## byte_unit_top
module byte_unit_top (
  input clk,
  input rstn,
  output  [7:0] imem_addr,
  input  [20:0] imem_data,
  output  [7:0] dmem_addr,
  output        dmem_we,
  output [15:0] dmem_wdata,
  input  [15:0] dmem_rdata,
  input  sema_valid_i,  
  input  sema_data_i,   
  output sema_ready_o,  
  input  sema_is_empty_i,  
  output sema_write_o,     
  output sema_data_o,      
  output halted
);
Size: ~2900 cells after synthesis, roughly 490 flip-flops, roughly 79 I/O pins.
export LEC_CHECK = 0
export ABC_AREA = 0
export CAP_MARGIN = 15
export CELL_PAD_IN_SITES_DETAIL_PLACEMENT = 0
export CELL_PAD_IN_SITES_GLOBAL_PLACEMENT = 0
export CORE_MARGIN = 2
export CORE_UTILIZATION = 72
export CTS_CLUSTER_DIAMETER = 71
export CTS_CLUSTER_SIZE = 56
export PLACE_DENSITY_LB_ADDON = 0.01
export SETUP_SLACK_MARGIN = -0.08
export SLEW_MARGIN = 5
export TNS_END_PERCENT = 20
create_clock -name core_clock -period 2.03 [get_ports {clk}]
run.sh (not shown) runs the stock make flow with config.mk's settings and CLKGATE_MAP_FILE=.
The baseline did not get past global routing (GRT-0116).
Rerun with:
Settings changed: ABC_AREA 0 to default, CAP_MARGIN 15 to 0, CELL_PAD_IN_SITES_DETAIL_PLACEMENT 0 to default, CELL_PAD_IN_SITES_GLOBAL_PLACEMENT 0 to default, CORE_UTILIZATION 72 to 69, CTS_CLUSTER_DIAMETER 71 to default, CTS_CLUSTER_SIZE 56 to default, PLACE_DENSITY_LB_ADDON 0.01 to default, SETUP_SLACK_MARGIN -0.08 to default, SLEW_MARGIN 5 to 20, TNS_END_PERCENT 20 to default.
Clock period 2.03 ns to 2.99 ns, I/O delays scaled along.
=> The new run completed and failed the layout checks on negative setup slack; area after synthesis is unchanged; die size grows by 4.3%; synthesized cell count is unchanged.
Rerun with:
Settings changed: CTS_CLUSTER_DIAMETER from default to 101, HOLD_SLACK_MARGIN from default to -0.09.
Clock period 2.99 ns to 2.52 ns, I/O delays scaled along.
Result:
- With this change the flow ended with an error in global routing with ODB-0269
- die area stays the same
- synthesized cell count does not change
- synthesized area does not change
Rerun with:
Settings changed: CTS_CLUSTER_DIAMETER 101 to 93, HOLD_SLACK_MARGIN -0.09 to default.
Clock period 2.52 ns to 2.69 ns, I/O delays scaled along.
After rerunning: The changed run reached the layout checks and failed them: negative setup slack; die area does not change; synthesized area stays the same; synthesized cell count does not change.
Rerun with:
Settings changed: CAP_MARGIN 0 to 20, CORE_UTILIZATION 69 to 70, CTS_CLUSTER_DIAMETER 93 to 94, SETUP_SLACK_MARGIN from default to 0.79.
Clock period 2.69 ns to 3.19 ns, I/O delays scaled along.
Outcome: This time the run did not get past global routing. Area after synthesis does not change. Synthesized cell count does not change. Die size decreases by 1.4%.
Rerun with:
Settings changed: CORE_UTILIZATION 70 to 17, CTS_CLUSTER_DIAMETER 94 to default, SETUP_SLACK_MARGIN 0.79 to default.
Clock period 3.19 ns to 5.74 ns, I/O delays scaled along.
Effect: Now the flow passed the timing, DRC and antenna checks. Area after synthesis does not change. Die area goes up to 4.0 times its value. Synthesized cell count stays the same.

* * *

north:
byte_unit_top again, from the RTL that the note above started with.
==> flow/design.v (excerpt) <==
module byte_unit_top (
  input clk,
  input rstn,
  output  [7:0] imem_addr,
  input  [20:0] imem_data,
  output  [7:0] dmem_addr,
  output        dmem_we,
  output [15:0] dmem_wdata,
  input  [15:0] dmem_rdata,
  input  sema_valid_i,  
  input  sema_data_i,   
  output sema_ready_o,  
  input  sema_is_empty_i,  
  output sema_write_o,     
  output sema_data_o,      
  output halted
);
Settings: LEC_CHECK=0, ABC_AREA=1, CAP_MARGIN=20, CORE_ASPECT_RATIO=0.5, CORE_MARGIN=2, CORE_UTILIZATION=72, CTS_CLUSTER_DIAMETER=364, CTS_CLUSTER_SIZE=95, PLACE_DENSITY=0.36, SETUP_SLACK_MARGIN=0.32, SLEW_MARGIN=20, TNS_END_PERCENT=10; clock period 2.21 ns.
north never completed; the flow aborted with a tool error in global routing.
Setup changes, north to south
==> flow/config.mk <==
export PLATFORM = sky130hd
export DESIGN_NAME = byte_unit_top
export DESIGN_NICKNAME = byte_unit_top
export VERILOG_FILES = /design/flow/design.v
export SDC_FILE = /design/flow/constraint.sdc
export NUM_CORES = 4
export LEC_CHECK = 0
export CAP_MARGIN = 20
export CORE_MARGIN = 2
export CORE_UTILIZATION = 40
export SLEW_MARGIN = 20
==> flow/constraint.sdc <==
create_clock -name core_clock -period 3.9 [get_ports {clk}]
set_input_delay 0.7800 -clock core_clock [delete_from_list [all_inputs] [get_ports {clk}]]
set_output_delay 0.7800 -clock core_clock [all_outputs]
set_load 0.01 [all_outputs]
Both conditions hold for south: the flow ran to the end and the final layout passed the timing, DRC and antenna checks.
The post-synthesis xor/xnor area fraction reported for south is greater than that of north by 0.42 points.
north → south: number of resized instances in the post-cts repair step fell by 477, number of cell instances after yosys synthesis dropped about 30%, register share after synthesis now larger.
From north to south the numbers moved as follows: die size picked up an extra about 70%; share of synthesized area spent on multiplexers higher; die boundary height picked up an extra 85%; adder-cell area share of the yosys netlist saw little to no change.
Looking at placed wire-length estimate, south sits 7.4% below north.
The inputs of east differ from those of south as listed below.
-- flow/config.mk --
<<< south, line 7
export LEC_CHECK = 0
export CAP_MARGIN = 20
export CORE_MARGIN = 2
export CORE_UTILIZATION = 40
export SLEW_MARGIN = 20
>>> east, line 7
export LEC_CHECK = 0
export ABC_AREA = 1
export CAP_MARGIN = 20
export CORE_ASPECT_RATIO = 1.82
export CORE_MARGIN = 2
export CORE_UTILIZATION = 67
export CTS_CLUSTER_DIAMETER = 338
export CTS_CLUSTER_SIZE = 59
export PLACE_DENSITY = 0.35
export SLEW_MARGIN = 20
==> flow/constraint.sdc <==
create_clock -name core_clock -period 5.0 [get_ports {clk}]
set_input_delay 1.0000 -clock core_clock [delete_from_list [all_inputs] [get_ports {clk}]]
set_output_delay 1.0000 -clock core_clock [all_outputs]
set_load 0.01 [all_outputs]
==> results <==
east: GRT-0116 in global routing -> run aborted. Die size: east is under south. Going from south to east, chip area estimate from yosys synthesis grows by 2.3%. When east is set beside south, its routability-driven placement congestion ratio turns out to be 26% larger. Where area after synthesis is concerned, south is better than east. Compared with south, east shows a lower deepest level of the CTS H-tree. south -> east: number of nets at floorplan increased by more than a quarter. Between east and south, it is east whose starting utilization of the core area is higher, by 27 points. Going from south to east, synthesized area per cell shrank by more than a quarter. Summary of the comparison: number of buffers added by the clock tree synthesis step is lower in east, relative to south. south and east ended up with roughly the same number of enable-type register cells in the synthesized netlist.

* * *

Setup of P:
Starting RTL as in the previous note.
clock: 2.17 ns
lec_check: 0
abc_area: 1
cap_margin: 20
core_aspect_ratio: 0.5
core_margin: 2
core_utilization: 72
cts_cluster_diameter: 222
cts_cluster_size: 97
place_density: 0.39
setup_slack_margin: 0.33
slew_margin: 20
tns_end_percent: 5
Flow for P halted at 5_1_grt, error code ODB-0269.
Input-level comparison between Q and P:
Settings: TNS_END_PERCENT removed (was 5); CTS_CLUSTER_SIZE removed (was 97); ABC_AREA removed (was 1); SETUP_SLACK_MARGIN changed from 0.33 to 0.4; CORE_ASPECT_RATIO removed (was 0.5); CORE_UTILIZATION changed from 72 to 62; CTS_CLUSTER_DIAMETER removed (was 222); PLACE_DENSITY removed (was 0.39); the clock period (ns, I/O delays scaled along) changed from 2.17 to 3.45.
--- outcome ---
- Tool error ODB-0269 stopped P during 5_1_grt; no final results.
- Q: PASS, flow complete, no timing, DRC or antenna violations
- Q vs. P: number of distinct library cells after synthesis saw an increase, total setup buffers inserted after CTS saw a decrease.
- Floorplan die height for Q: 72 um up relative to P
- Max post-synthesis average cell area across Q and P: Q
- Cmp Q and P / chip area in the Yosys report / lower: Q
- Q vs P on post-synth net total: Q is the lower one.
### Q -> R
Settings: SETUP_SLACK_MARGIN removed (was 0.4); CORE_UTILIZATION changed from 62 to 30; the clock period (ns, I/O delays scaled along) changed from 3.45 to 3.9.
Sort R and Q by post-synthesis to final-layout area growth, ascending, and Q comes first.
Between Q and R, the flow reports maximum operating frequency decreasing by more than 10%.
The number of optimization iterations in the first detailed-route pass in R sits 1 below the value recorded for Q.
[R] met2 track demand over resource fell 34 points relative to Q
Setup changes, R to S
Settings: TNS_END_PERCENT now 55, previously not set; GPL_ROUTABILITY_DRIVEN now 0, previously not set; CORE_ASPECT_RATIO now 0.87, previously not set; CORE_UTILIZATION now 35, was 30; the clock period (ns, I/O delays scaled along) now 5.0, was 3.9.
[summary]
Clock-buffer cell count shrinks by more than 10% when moving from R to S. Min global-route usage across R and S: R. Sequential share of layout area sits higher in S than in R. Compared to R, S has combinational fraction of the cell area 0.94 points higher. Post-CTS repair timing setup buffer count: S vs R identical. Final period utilization in S is 7.1 points lower than in R. Against R, maximum frequency in S fell by more than 10%. Compared to R, the router laid down less metal wire for S. The critical path depth in cells number comes out higher for S vs R. Any difference in insertion delay at the late pin of the worst-skew pair between S and R is small enough to ignore.

* * *

byte_unit_top again, from the RTL that the note above started with.
make LEC_CHECK=0 ABC_AREA=0 CAP_MARGIN=15 CELL_PAD_IN_SITES_DETAIL_PLACEMENT=0 CELL_PAD_IN_SITES_GLOBAL_PLACEMENT=0 CORE_MARGIN=2 CORE_UTILIZATION=72 CTS_CLUSTER_DIAMETER=353 CTS_CLUSTER_SIZE=24 PLACE_DENSITY_LB_ADDON=0.01 SETUP_SLACK_MARGIN=-0.08 SLEW_MARGIN=5 TNS_END_PERCENT=20 finish   # period 2.03 ns
The first run died in 5_1_grt, error GRT-0116.
Rerun with:
Settings changed: ABC_AREA 0 to unset, CAP_MARGIN 15 to 20, CELL_PAD_IN_SITES_DETAIL_PLACEMENT 0 to unset, CELL_PAD_IN_SITES_GLOBAL_PLACEMENT 0 to unset, CORE_UTILIZATION 72 to 70, CTS_CLUSTER_DIAMETER 353 to 44, CTS_CLUSTER_SIZE 24 to unset, PLACE_DENSITY_LB_ADDON 0.01 to unset, SETUP_SLACK_MARGIN -0.08 to 0.44, SLEW_MARGIN 5 to 20, TNS_END_PERCENT 20 to unset.
Clock period 2.03 ns to 3.31 ns, I/O delays scaled along.
=> With this change the flow completed with no timing, DRC or antenna violations; synthesized cell count is unchanged; area after synthesis is unchanged; die area increases by a few percent.
Rerun with:
Settings changed: CORE_UTILIZATION 70 to 72, CTS_CLUSTER_DIAMETER 44 to 63, SETUP_SLACK_MARGIN 0.44 to unset.
Clock period 3.31 ns to 2.6 ns, I/O delays scaled along.
With this change the flow aborted during 5_1_grt (GRT-0232).
Synthesized cell count stays the same.
Die size falls by 2.7%.
Area after synthesis is unchanged.

* * *

byte_unit_top again, from the RTL that the note above started with.
## byte_unit_top
module byte_unit_top (
  input clk,
  input rstn,
  output  [7:0] imem_addr,
  input  [20:0] imem_data,
  output  [7:0] dmem_addr,
  output        dmem_we,
  output [15:0] dmem_wdata,
  input  [15:0] dmem_rdata,
  input  sema_valid_i,  
  input  sema_data_i,   
  output sema_ready_o,  
  input  sema_is_empty_i,  
  output sema_write_o,     
  output sema_data_o,      
  output halted
);
clock: 3.79 ns
lec_check: 0
abc_area: 1
cap_margin: 15
cell_pad_in_sites_detail_placement: 1
core_margin: 10
core_utilization: 32
max_routing_layer: met5
place_density_lb_addon: 0.27
setup_slack_margin: 0.05
slew_margin: 10
Then changed:
Settings changed: CAP_MARGIN 15 to 20, CELL_PAD_IN_SITES_DETAIL_PLACEMENT 1 to not set, CORE_ASPECT_RATIO set to 1.97, CORE_MARGIN 10 to 2, CORE_UTILIZATION 32 to 67, CTS_CLUSTER_DIAMETER set to 338, CTS_CLUSTER_SIZE set to 59, MAX_ROUTING_LAYER met5 to not set, PLACE_DENSITY set to 0.35, PLACE_DENSITY_LB_ADDON 0.27 to not set, SETUP_SLACK_MARGIN 0.05 to not set, SLEW_MARGIN 10 to 20.
Clock period 3.79 ns to 5.0 ns, I/O delays scaled along.
Result:
- The changed run stopped in global routing (5_1_grt), error GRT-0116
- synthesized area stays the same
- synthesized cell count does not change
- die size goes down by 56%
Then changed:
Settings changed: ABC_AREA 1 to 0, CORE_ASPECT_RATIO 1.97 to 1.17, CORE_MARGIN 2 to 3, CORE_UTILIZATION 67 to 35, CTS_CLUSTER_DIAMETER 338 to 45, CTS_CLUSTER_SIZE 59 to 58, GPL_ROUTABILITY_DRIVEN set to 0, GPL_TIMING_DRIVEN set to 0, HOLD_SLACK_MARGIN set to -0.07, MAX_ROUTING_LAYER set to met5, PLACE_DENSITY 0.35 to not set, SETUP_SLACK_MARGIN set to 0.25, TNS_END_PERCENT set to 50.
- Now the flow completed without violations
- area after synthesis is lower by 2.2%
- die area climbs by 87%
- synthesized cell count decreases by 29%

* * *

04-27:
Starting RTL as in the previous note.
make LEC_CHECK=0 ABC_AREA=1 CAP_MARGIN=5 CELL_PAD_IN_SITES_DETAIL_PLACEMENT=0 CELL_PAD_IN_SITES_GLOBAL_PLACEMENT=0 CORE_MARGIN=2 CORE_UTILIZATION=72 CTS_CLUSTER_DIAMETER=246 CTS_CLUSTER_SIZE=17 GPL_ROUTABILITY_DRIVEN=0 PLACE_DENSITY_LB_ADDON=0.11 SETUP_SLACK_MARGIN=0.66 SLEW_MARGIN=20 finish   # period 2.32 ns
Status: 04-27 FAILED at 5_1_grt (tool error)
The inputs of 09-06 differ from those of 04-27 as listed below.
# 04-27
export LEC_CHECK = 0
export ABC_AREA = 1
export CAP_MARGIN = 5
export CELL_PAD_IN_SITES_DETAIL_PLACEMENT = 0
export CELL_PAD_IN_SITES_GLOBAL_PLACEMENT = 0
export CORE_MARGIN = 2
export CORE_UTILIZATION = 72
export CTS_CLUSTER_DIAMETER = 246
export CTS_CLUSTER_SIZE = 17
export GPL_ROUTABILITY_DRIVEN = 0
export PLACE_DENSITY_LB_ADDON = 0.11
export SETUP_SLACK_MARGIN = 0.66
export SLEW_MARGIN = 20
create_clock -name core_clock -period 2.32 [get_ports {clk}]
# 09-06
export LEC_CHECK = 0
export ABC_AREA = 0
export CAP_MARGIN = 15
export CELL_PAD_IN_SITES_DETAIL_PLACEMENT = 0
export CELL_PAD_IN_SITES_GLOBAL_PLACEMENT = 0
export CORE_MARGIN = 2
export CORE_UTILIZATION = 72
export CTS_CLUSTER_DIAMETER = 353
export CTS_CLUSTER_SIZE = 24
export PLACE_DENSITY_LB_ADDON = 0.01
export SETUP_SLACK_MARGIN = -0.08
export SLEW_MARGIN = 20
create_clock -name core_clock -period 2.03 [get_ports {clk}]
Findings:
09-06 terminated abnormally: 5_1_grt reported GRT-0116. The unique cell type count in the Yosys netlist in 04-27 is 0.57 times that in 09-06. Synthesized chip area reported by yosys, 09-06 and 04-27, lower one = 09-06. In 09-06, the share of synthesized cell area in and-or and or-and compound cells came out 0.45 points below the value in 04-27. 04-27 -> 09-06: synthesized cell count decreased by more than a quarter. Delta(area after synthesis, 09-06 - 04-27) < 0. Against 04-27, buffers inserted during post-CTS setup optimization in 09-06 rose by more than a quarter.
